## run 1
## cordic
module cordic (
    input clk,
    input rst_n,
    input start,
    input [15:0] angle,
    output reg [15:0] cos,
    output reg [15:0] sin
);
make LEC_CHECK=0 CAP_MARGIN=20 CORE_ASPECT_RATIO=0.7 CORE_MARGIN=2 CORE_UTILIZATION=42 CTS_CLUSTER_DIAMETER=206 GPL_ROUTABILITY_DRIVEN=0 GPL_TIMING_DRIVEN=1 MAX_ROUTING_LAYER=met5 MIN_ROUTING_LAYER=met2 PLACE_DENSITY_LB_ADDON=0.18 SLEW_MARGIN=25 TNS_END_PERCENT=80 finish   # period 16.5 ns
run.sh (not shown) runs the stock make flow with config.mk's settings and CLKGATE_MAP_FILE=.
Run 1: no failed stages, no open violations at the end
Modified inputs, run 2 compared to run 1
# run 1
export LEC_CHECK = 0
export CAP_MARGIN = 20
export CORE_ASPECT_RATIO = 0.7
export CORE_MARGIN = 2
export CORE_UTILIZATION = 42
export CTS_CLUSTER_DIAMETER = 206
export GPL_ROUTABILITY_DRIVEN = 0
export GPL_TIMING_DRIVEN = 1
export MAX_ROUTING_LAYER = met5
export MIN_ROUTING_LAYER = met2
export PLACE_DENSITY_LB_ADDON = 0.18
export SLEW_MARGIN = 25
export TNS_END_PERCENT = 80
create_clock -name core_clock -period 16.5 [get_ports {clk}]
# run 2
export LEC_CHECK = 0
export CAP_MARGIN = 20
export CORE_MARGIN = 2
export CORE_UTILIZATION = 18
export SLEW_MARGIN = 20
create_clock -name core_clock -period 15.5 [get_ports {clk}]
[summary]
Between run 2 and run 1, the total of clock buffers placed in the layout does not differ in any meaningful way.
The number of global-route vias before repair number comes out lower for run 2 vs run 1.
Run 1 → run 2: share of the clock period used by the worst path after layout went up, net switching component of the power saw little to no change.
Compared with run 1, the router placed fewer vias in run 2.
Per the comparison of run 2 with run 1, maximum clock rate higher, sequential fraction of design power now smaller, number of optimization iterations in the first detailed-route pass down 2, fraction of area in clock buffers and inverters was more or less identical, worst setup slack lost 0.21 ns.
Run 2 finished every stage and its layout cleared the timing, design-rule and antenna checks.
> inputs changed (run 2 -> run 3)
# run 2
export LEC_CHECK = 0
export CAP_MARGIN = 20
export CORE_MARGIN = 2
export CORE_UTILIZATION = 18
export SLEW_MARGIN = 20
create_clock -name core_clock -period 15.5 [get_ports {clk}]
# run 3
export LEC_CHECK = 0
export CAP_MARGIN = 20
export CORE_MARGIN = 2
export CORE_UTILIZATION = 65
export SLEW_MARGIN = 20
export TNS_END_PERCENT = 75
create_clock -name core_clock -period 11.7 [get_ports {clk}]
Results
For number of global-route vias before repair, dividing the value from run 2 by the value from run 3 gives 0.922. Diff run 2 -> run 3: count of TritonRoute iterations in the first routing pass shows no meaningful change; total length of routed wires shows an increase of about 1.5%; first-pass GRT wire length shows an increase of 2.2%. Across both runs, vias after detailed routing was higher for run 3 than for run 2. Re chip area estimate from yosys synthesis: no difference whatsoever between run 2 and run 3. Relative to run 2, the average wire per standard cell of run 3 is higher by about 40%. Worst hold slack across run 2 and run 3: no real change. The run showing the smaller number of antenna violations at the first check in global routing is run 3. [run 3] flow finished | final checks: failed | reasons: negative setup slack. Run 3 against run 2: share of the core filled with cells picked up an extra 55 points; cell depth of the worst min-delay path held steady.

* * *

Setup of the previous run:
cordic again, from the RTL that the note above started with.
export LEC_CHECK = 0
export ABC_AREA = 1
export CAP_MARGIN = 15
export CELL_PAD_IN_SITES_DETAIL_PLACEMENT = 0
export CORE_ASPECT_RATIO = 0.66
export CORE_MARGIN = 2
export CORE_UTILIZATION = 72
export CTS_CLUSTER_DIAMETER = 197
export CTS_CLUSTER_SIZE = 72
export GPL_ROUTABILITY_DRIVEN = 1
export MAX_ROUTING_LAYER = met4
export MIN_ROUTING_LAYER = met1
export PLACE_DENSITY_LB_ADDON = 0.01
export SETUP_SLACK_MARGIN = 1.16
export SLEW_MARGIN = 25
create_clock -name core_clock -period 11.3 [get_ports {clk}]
The flow completed for the previous run, but it is not clean: the layout still shows negative setup slack.
The inputs of the current run differ from those of the previous run as listed below.
Settings: SLEW_MARGIN: 25 -> 20; PLACE_DENSITY_LB_ADDON: 0.01 -> unset; CTS_CLUSTER_SIZE: 72 -> 41; HOLD_SLACK_MARGIN: unset -> -0.08; TNS_END_PERCENT: unset -> 80; the clock period (ns, I/O delays scaled along): 11.3 -> 8.37.
Findings:
- Relative to the previous run, total setup buffers inserted after CTS has gone up in the current run.
- Nothing crashed in the current run and all stages finished; the problem is that the final layout failed, the offending checks being negative setup slack.
- Across both runs, worst setup slack after layout was lower for the current run than for the previous run.
- The current run: global routing usage on met3 is 4.1 points higher than what the previous run reported.
- The current run vs the previous run: areal power density over the cells up
- The current run reports a higher via density per instance than the previous run does.

* * *

cordic again, from the RTL that the note above started with.
make LEC_CHECK=0 CAP_MARGIN=40 CELL_PAD_IN_SITES_DETAIL_PLACEMENT=2 CELL_PAD_IN_SITES_GLOBAL_PLACEMENT=3 CORE_ASPECT_RATIO=0.95 CORE_MARGIN=2 CORE_UTILIZATION=46 CTS_CLUSTER_DIAMETER=383 CTS_CLUSTER_SIZE=50 GPL_ROUTABILITY_DRIVEN=1 GPL_TIMING_DRIVEN=0 HOLD_SLACK_MARGIN=0.17 MAX_ROUTING_LAYER=met4 SETUP_SLACK_MARGIN=2.19 SLEW_MARGIN=20 TNS_END_PERCENT=90 finish   # period 12.6 ns
The baseline finished but failed the layout checks on setup timing.
Rerun with:
- CAP_MARGIN: 40 -> 20
- CELL_PAD_IN_SITES_DETAIL_PLACEMENT: 2 -> unset
- CELL_PAD_IN_SITES_GLOBAL_PLACEMENT: 3 -> unset
- CORE_ASPECT_RATIO: 0.95 -> unset
- CORE_UTILIZATION: 46 -> 40
- CTS_CLUSTER_DIAMETER: 383 -> unset
- CTS_CLUSTER_SIZE: 50 -> unset
- GPL_ROUTABILITY_DRIVEN: 1 -> unset
- GPL_TIMING_DRIVEN: 0 -> unset
- HOLD_SLACK_MARGIN: 0.17 -> unset
- MAX_ROUTING_LAYER: met4 -> unset
- SETUP_SLACK_MARGIN: 2.19 -> unset
- TNS_END_PERCENT: 90 -> unset
- clock period: 12.6 -> 16.0 ns (I/O delays scaled with it)
Result: With this change the flow passed the timing, design-rule and antenna checks; hold slack loses 0.023 ns; worst setup slack gains 3.9 ns; synthesized cell count stays the same; clock-buffer cell count decreases by 1; final area fell by 11%; non-clock buffer count goes down by 185; wire length goes down by 58%; cell count shrinks by 4.4%.
Rerun with:
- CAP_MARGIN: 20 -> 35
- CORE_ASPECT_RATIO: unset -> 1.45
- GPL_ROUTABILITY_DRIVEN: unset -> 0
- GPL_TIMING_DRIVEN: unset -> 0
- HOLD_SLACK_MARGIN: unset -> 0.11
- MAX_ROUTING_LAYER: unset -> met4
- MIN_ROUTING_LAYER: unset -> met2
- SETUP_SLACK_MARGIN: unset -> 2.44
What happened: Worst hold slack is worse by 0.019 ns; die area stays flat; area after synthesis stays the same; routed wire length increases by well over a third; final area increases by roughly a tenth; cell count increases by a few percent; via count increases by well over a third.
Rerun with:
- ABC_AREA: unset -> 1
- CAP_MARGIN: 35 -> 20
- CORE_ASPECT_RATIO: 1.45 -> 0.5
- CTS_CLUSTER_DIAMETER: unset -> 398
- CTS_CLUSTER_SIZE: unset -> 99
- GPL_ROUTABILITY_DRIVEN: 0 -> unset
- GPL_TIMING_DRIVEN: 0 -> unset
- HOLD_SLACK_MARGIN: 0.11 -> unset
- MAX_ROUTING_LAYER: met4 -> unset
- MIN_ROUTING_LAYER: met2 -> unset
- SETUP_SLACK_MARGIN: 2.44 -> -1.59
- TNS_END_PERCENT: unset -> 100
Effect:
- The changed run ran to the end with no violations
- power drops by 21%
- core utilization went down by 3.9 points
- clock power shrinks by 14%
- non-clock buffer count fell by 168
- routed wire length falls by 28%
- combinational power went down by 24%
- die size went down by 5.3%
- cell area decreases by 14%
- clock-buffer cell count does not change
- maximum frequency drops by 4.0%
- final cell count drops by 2.0%

* * *

== try-umber ==
cordic again, from the RTL that the note above started with.
clock: 15.8 ns
lec_check: 0
abc_area: 0
cap_margin: 15
cell_pad_in_sites_detail_placement: 0
core_aspect_ratio: 0.5
core_margin: 8
core_utilization: 65
cts_cluster_diameter: 197
cts_cluster_size: 98
gpl_routability_driven: 0
max_routing_layer: met5
min_routing_layer: met1
place_density_lb_addon: 0.06
setup_slack_margin: 1.58
slew_margin: 20
tns_end_percent: 20
What try-indigo does differently from try-umber at the input level:
# try-umber
export LEC_CHECK = 0
export ABC_AREA = 0
export CAP_MARGIN = 15
export CELL_PAD_IN_SITES_DETAIL_PLACEMENT = 0
export CORE_ASPECT_RATIO = 0.5
export CORE_MARGIN = 8
export CORE_UTILIZATION = 65
export CTS_CLUSTER_DIAMETER = 197
export CTS_CLUSTER_SIZE = 98
export GPL_ROUTABILITY_DRIVEN = 0
export MAX_ROUTING_LAYER = met5
export MIN_ROUTING_LAYER = met1
export PLACE_DENSITY_LB_ADDON = 0.06
export SETUP_SLACK_MARGIN = 1.58
export SLEW_MARGIN = 20
export TNS_END_PERCENT = 20
create_clock -name core_clock -period 15.8 [get_ports {clk}]
# try-indigo
export LEC_CHECK = 0
export CAP_MARGIN = 5
export CELL_PAD_IN_SITES_DETAIL_PLACEMENT = 0
export CORE_ASPECT_RATIO = 0.82
export CORE_MARGIN = 9
export CORE_UTILIZATION = 22
export CTS_CLUSTER_DIAMETER = 197
export CTS_CLUSTER_SIZE = 18
export GPL_ROUTABILITY_DRIVEN = 1
export GPL_TIMING_DRIVEN = 0
export MAX_ROUTING_LAYER = met4
export MIN_ROUTING_LAYER = met2
export PLACE_DENSITY_LB_ADDON = 0.25
export SETUP_SLACK_MARGIN = 1.16
export SLEW_MARGIN = 15
create_clock -name core_clock -period 15.8 [get_ports {clk}]
==> comparison <==
- A endpoint of the most critical setup path of sin[15] is what try-indigo shows, while cos[15] belongs to try-umber.
- Summary — area of the die, try-indigo relative to try-umber: higher, by about 180%.
- [compare] base=try-umber new=try-indigo: wire length per cell rose by about 14%; cell count after synthesis now sits at about the same level.
- Relative to try-umber, the power of try-indigo is higher by 19%.
- When the final numbers for try-indigo and try-umber were put side by side, the post-route non-filler standard cell count turned out to be smaller in try-umber.
- Number of clock buffers in the layout: try-indigo vs try-umber down 1
- try-indigo against try-umber; chip height is up by more than 100%.
Input changes introduced in try-amber (baseline for comparison: try-indigo):
# try-indigo
export LEC_CHECK = 0
export CAP_MARGIN = 5
export CELL_PAD_IN_SITES_DETAIL_PLACEMENT = 0
export CORE_ASPECT_RATIO = 0.82
export CORE_MARGIN = 9
export CORE_UTILIZATION = 22
export CTS_CLUSTER_DIAMETER = 197
export CTS_CLUSTER_SIZE = 18
export GPL_ROUTABILITY_DRIVEN = 1
export GPL_TIMING_DRIVEN = 0
export MAX_ROUTING_LAYER = met4
export MIN_ROUTING_LAYER = met2
export PLACE_DENSITY_LB_ADDON = 0.25
export SETUP_SLACK_MARGIN = 1.16
export SLEW_MARGIN = 15
create_clock -name core_clock -period 15.8 [get_ports {clk}]
# try-amber
export LEC_CHECK = 0
export ABC_AREA = 0
export CAP_MARGIN = 15
export CELL_PAD_IN_SITES_DETAIL_PLACEMENT = 1
export CORE_ASPECT_RATIO = 0.5
export CORE_MARGIN = 2
export CORE_UTILIZATION = 46
export CTS_CLUSTER_DIAMETER = 197
export CTS_CLUSTER_SIZE = 96
export GPL_ROUTABILITY_DRIVEN = 0
export MAX_ROUTING_LAYER = met5
export MIN_ROUTING_LAYER = met1
export PLACE_DENSITY_LB_ADDON = 0.06
export SETUP_SLACK_MARGIN = 2.76
export SLEW_MARGIN = 20
export TNS_END_PERCENT = 20
create_clock -name core_clock -period 15.8 [get_ports {clk}]
Results
The most utilized layer in the global route result comes out met2 in one run and met3 in the other, namely in try-amber and try-indigo respectively.
Going from try-indigo to try-amber, proportion of power drawn by combinational gates fell by 4.6 points; final area fell by about 6%; maximum number of pins on one net before global-route repair rose by about 110%.
Of try-amber and try-indigo, try-indigo shows the higher arrival time reported for the critical path endpoint, with try-amber below it.
Diff try-indigo..try-amber | combined area of all synthesized cells | unchanged
Overall routing resource usage delta for try-amber relative to try-indigo: 2.5 points higher
Per the comparison of try-amber with try-indigo, total of buffers placed on input and output ports went up by about 2%, met1 routed wirelength after detailed routing now sits higher, setup slack moved up.
No activity file was given, so power comes from the tool's default toggle rates.
